==> harbor <==
==> flow/design.v <==
module bldc_esc #(parameter DATA_WIDTH = 16,parameter debounce = 3)(
  input clk,              		 
  input reset,            		 
  input pwm_en,						 
  input encoder_a,  				 
  input encoder_b,  				 
  input [DATA_WIDTH-1:0] pwm_period,	 
  input [DATA_WIDTH-1:0] period_reference,	 
  input [DATA_WIDTH-1:0] Kp_ext, 
  input [DATA_WIDTH-1:0] Ki_ext, 
  input [DATA_WIDTH-1:0] Kd_ext, 
  input override_internal_pid,		 
  output reg motor_positive,   		 
  output reg motor_negative 			 
);
  reg motor_pwm;
  reg [DATA_WIDTH-1:0] pwm_counter;
  reg [DATA_WIDTH-1:0] pwm_duty_cycle;
  reg [1:0]encoder_state;
  reg [1:0]prev_encoder_state;
  reg [1:0]pwm_direction;
  reg [DATA_WIDTH-1:0] period_speed ; 
  reg [DATA_WIDTH-1:0] speed_ctr;
  reg [DATA_WIDTH-1:0] Kp ;
  reg [DATA_WIDTH-1:0] Ki ;
  reg [DATA_WIDTH-1:0] Kd ;
  reg signed[DATA_WIDTH-1:0] error;
  reg signed[(DATA_WIDTH)-1:0] integral;
  reg signed[DATA_WIDTH-1:0] derivative;
  reg signed [(DATA_WIDTH)-1:0] pid_output;
  reg signed[DATA_WIDTH-1:0] previous_error;
  reg [2:0] encoder_a_shift_reg;
  reg encoder_a_reg;
  reg [2:0] encoder_b_shift_reg;
  reg encoder_b_reg;
 always @(posedge clk or posedge reset) begin
    if (reset) begin
        integral <= 16'b0;
        pwm_counter <= {DATA_WIDTH{1'b0}};
        encoder_state <= 2'b0;
        prev_encoder_state <= 2'b0;
        pwm_direction<=2'b00;
        motor_positive<=1'b0;
        motor_negative<=1'b0;
        Kp <= 16'd1;
        Ki <= 16'd0;
        Kd <= 16'd0;
        speed_ctr<={DATA_WIDTH{1'b0}};
        previous_error <= {DATA_WIDTH{1'b0}};
        error<=8'b0;
        period_speed <= 16'b0;
        pid_output <= 16'b0;
        derivative <= 16'b0;
        pwm_duty_cycle <= 16'b0;
        motor_pwm <= 1'b0;
        encoder_a_shift_reg <= 3'b0;
        encoder_a_reg <= 1'b0;
        encoder_b_shift_reg <= 3'b0;
        encoder_b_reg <= 1'b0;
    end 
    else begin
        encoder_a_shift_reg <= {encoder_a_shift_reg[debounce-2:0],encoder_a};
        if (encoder_a_shift_reg == {debounce{1'b0}} || encoder_a_shift_reg == {debounce{1'b1}})begin
            encoder_a_reg <= encoder_a_shift_reg[0];
        end
        encoder_b_shift_reg <= {encoder_b_shift_reg[debounce-2:0],encoder_b};
        if (encoder_b_shift_reg == {debounce{1'b0}} || encoder_b_shift_reg == {debounce{1'b1}})begin
            encoder_b_reg <= encoder_b_shift_reg[0];
        end
        pid_output <= Kp * error + Ki * integral + Kd * derivative;	 
        if(pid_output<1) begin			 
			pwm_duty_cycle<=pwm_period;
		end 
		else if (pid_output>pwm_period) begin	 
			pwm_duty_cycle<=1;
		end 
		else begin
			pwm_duty_cycle<= pid_output;	 
		end
        derivative <= error - previous_error;
        if (integral + error > 2047) begin  
            integral <= 2047;  
        end 
        else if (integral + error < -2048) begin
            integral <= -2048; 
        end 
        else begin
            integral <= integral + error;  
        end
        previous_error<=error;
        error <= period_reference - period_speed;
        motor_pwm <= (pwm_counter < pwm_duty_cycle) & pwm_en;  
        if (pwm_counter == pwm_period) begin
            pwm_counter <= 16'd0;
        end
        else begin
            pwm_counter <= pwm_counter + 1;
        end
        encoder_state <= {encoder_a_reg, encoder_b_reg};
        prev_encoder_state <= encoder_state;
        case ({encoder_state, prev_encoder_state})
            4'b0100, 4'b1101,4'b1011: begin 
                pwm_direction<=2'b10;
            end
            4'b1000,4'b1110,4'b0111: begin 
                pwm_direction<=2'b01;
            end
            4'b1100, 4'b0011, 4'b1001,4'b0110: begin 
                pwm_direction<=2'b00;
            end
            default: begin
                pwm_direction<=pwm_direction; 
            end
        endcase
        if(pwm_en==1'b0)begin
            motor_positive<=1'b0;
            motor_negative<=1'b0;
		end 
		else begin
            case(pwm_direction)
                2'b00: begin
      				if(period_reference>32767) begin  
						motor_positive<=1'b0;
						motor_negative<=motor_pwm;
					end
					else begin
						motor_positive<=motor_pwm;
						motor_negative<=1'b0;
					end
                end 
                2'b01:begin
                    motor_positive<=1'b0;
                    motor_negative<=motor_pwm;
                end
                2'b10:begin
                    motor_positive<=motor_pwm;
                    motor_negative<=1'b0;
                end
                default: begin
                    motor_positive <= 1'b0;
                    motor_negative <= 1'b0;
                end
            endcase
        end
		if(override_internal_pid) begin
			Kp<=Kp_ext;
			Ki<=Ki_ext;
			Kd<=Kd_ext;
		end 
		else begin
			Kp<=Kp;
			Ki<=Ki;
			Kd<=Kd;
		end
      if((prev_encoder_state[0]==1'b0 && encoder_a_reg==1'b1) || speed_ctr==16'h00ff) begin
            period_speed<=speed_ctr;
            speed_ctr<={DATA_WIDTH{1'b0}};
        end else begin
            speed_ctr<=speed_ctr+1;
        end
    end
 end
endmodule
==> flow/run.sh <==
#!/bin/bash
# the make line also repeats each setting of config.mk as NAME=value (left out here)
make -C /OpenROAD-flow-scripts/flow DESIGN_CONFIG=/design/flow/config.mk WORK_HOME=/design/flow/orfs CLKGATE_MAP_FILE= finish
==> flow/config.mk <==
export PLATFORM = sky130hd
export DESIGN_NAME = bldc_esc
export DESIGN_NICKNAME = bldc_esc
export VERILOG_FILES = /design/flow/design.v
export SDC_FILE = /design/flow/constraint.sdc
export NUM_CORES = 4
export LEC_CHECK = 0
export ABC_AREA = 1
export CAP_MARGIN = 20
export CORE_MARGIN = 2
export CORE_UTILIZATION = 72
export CTS_CLUSTER_SIZE = 100
export PLACE_DENSITY = 0.6
export SETUP_SLACK_MARGIN = -0.47
export SLEW_MARGIN = 20
==> flow/constraint.sdc <==
create_clock -name core_clock -period 4.91 [get_ports {clk}]
set_input_delay 0.9820 -clock core_clock [delete_from_list [all_inputs] [get_ports {clk}]]
set_output_delay 0.9820 -clock core_clock [all_outputs]
set_load 0.01 [all_outputs]
==> amber: changes against harbor <==
==> flow/config.mk (replaced) <==
export PLATFORM = sky130hd
export DESIGN_NAME = bldc_esc
export DESIGN_NICKNAME = bldc_esc
export VERILOG_FILES = /design/flow/design.v
export SDC_FILE = /design/flow/constraint.sdc
export NUM_CORES = 4
export LEC_CHECK = 0
export CAP_MARGIN = 20
export CORE_MARGIN = 2
export CORE_UTILIZATION = 70
export CTS_CLUSTER_SIZE = 35
export PLACE_DENSITY = 0.6
export SETUP_SLACK_MARGIN = 1.16
export SLEW_MARGIN = 20
==> flow/constraint.sdc (replaced) <==
create_clock -name core_clock -period 4.05 [get_ports {clk}]
set_input_delay 0.8100 -clock core_clock [delete_from_list [all_inputs] [get_ports {clk}]]
set_output_delay 0.8100 -clock core_clock [all_outputs]
set_load 0.01 [all_outputs]
==> onyx: changes against harbor <==
==> flow/config.mk (replaced) <==
export PLATFORM = sky130hd
export DESIGN_NAME = bldc_esc
export DESIGN_NICKNAME = bldc_esc
export VERILOG_FILES = /design/flow/design.v
export SDC_FILE = /design/flow/constraint.sdc
export NUM_CORES = 4
export LEC_CHECK = 0
export CAP_MARGIN = 20
export CORE_MARGIN = 2
export CORE_UTILIZATION = 40
export PLACE_DENSITY = 0.6
export SLEW_MARGIN = 20
==> flow/constraint.sdc (replaced) <==
create_clock -name core_clock -period 8.0 [get_ports {clk}]
set_input_delay 1.6000 -clock core_clock [delete_from_list [all_inputs] [get_ports {clk}]]
set_output_delay 1.6000 -clock core_clock [all_outputs]
set_load 0.01 [all_outputs]
==> run notes <==
Observations from the implementation run.

Run status:
- The flow ran to the end, but the layout failed its checks.
- The layout checks failed on negative setup slack.

Setup path:
- The run gives the buffer and inverter count on the worst path as 8.

STA:
- Setup repair after global routing could not meet its margin everywhere.
- The run puts the total of endpoints with negative setup slack in the final report at 12.
- After layout, the worst setup slack is -2138 ps.

Pwr:
the above is filed under harbor

==> run notes <==
Observations from the implementation run.

Run status:
- The layout checks failed on negative setup slack.
- The flow ran to the end, but the layout failed its checks.

STA:
- The end-of-flow timing check tallies setup violations at 13.
- Once routing completed, OpenROAD measured the worst setup slack at -2727 ps.
- Setup repair after global routing could not meet its margin everywhere.

Pwr:
the above is filed under amber

==> run notes <==
Observations from the implementation run.

Synth:
- The run puts the warning count from the yosys run at 1.

STA:
- In the final report, the number of endpoints failing setup comes to 0.
- Setup repair after global routing left no endpoint under its margin.

Run status:
- The flow ran to the end and the layout has no timing, DRC or antenna violations.

Final layout:
- The run puts the final standard cell area without fillers at 25420 sq um.

Setup path:
- The run puts the buffer and inverter count on the worst path at 7.

Placement:
- The run puts the instance area at placement at 24420 sq um.
the above is filed under onyx

With no activity given, the tool overestimates toggling in this design, so its power and IR-drop figures are unreliable.
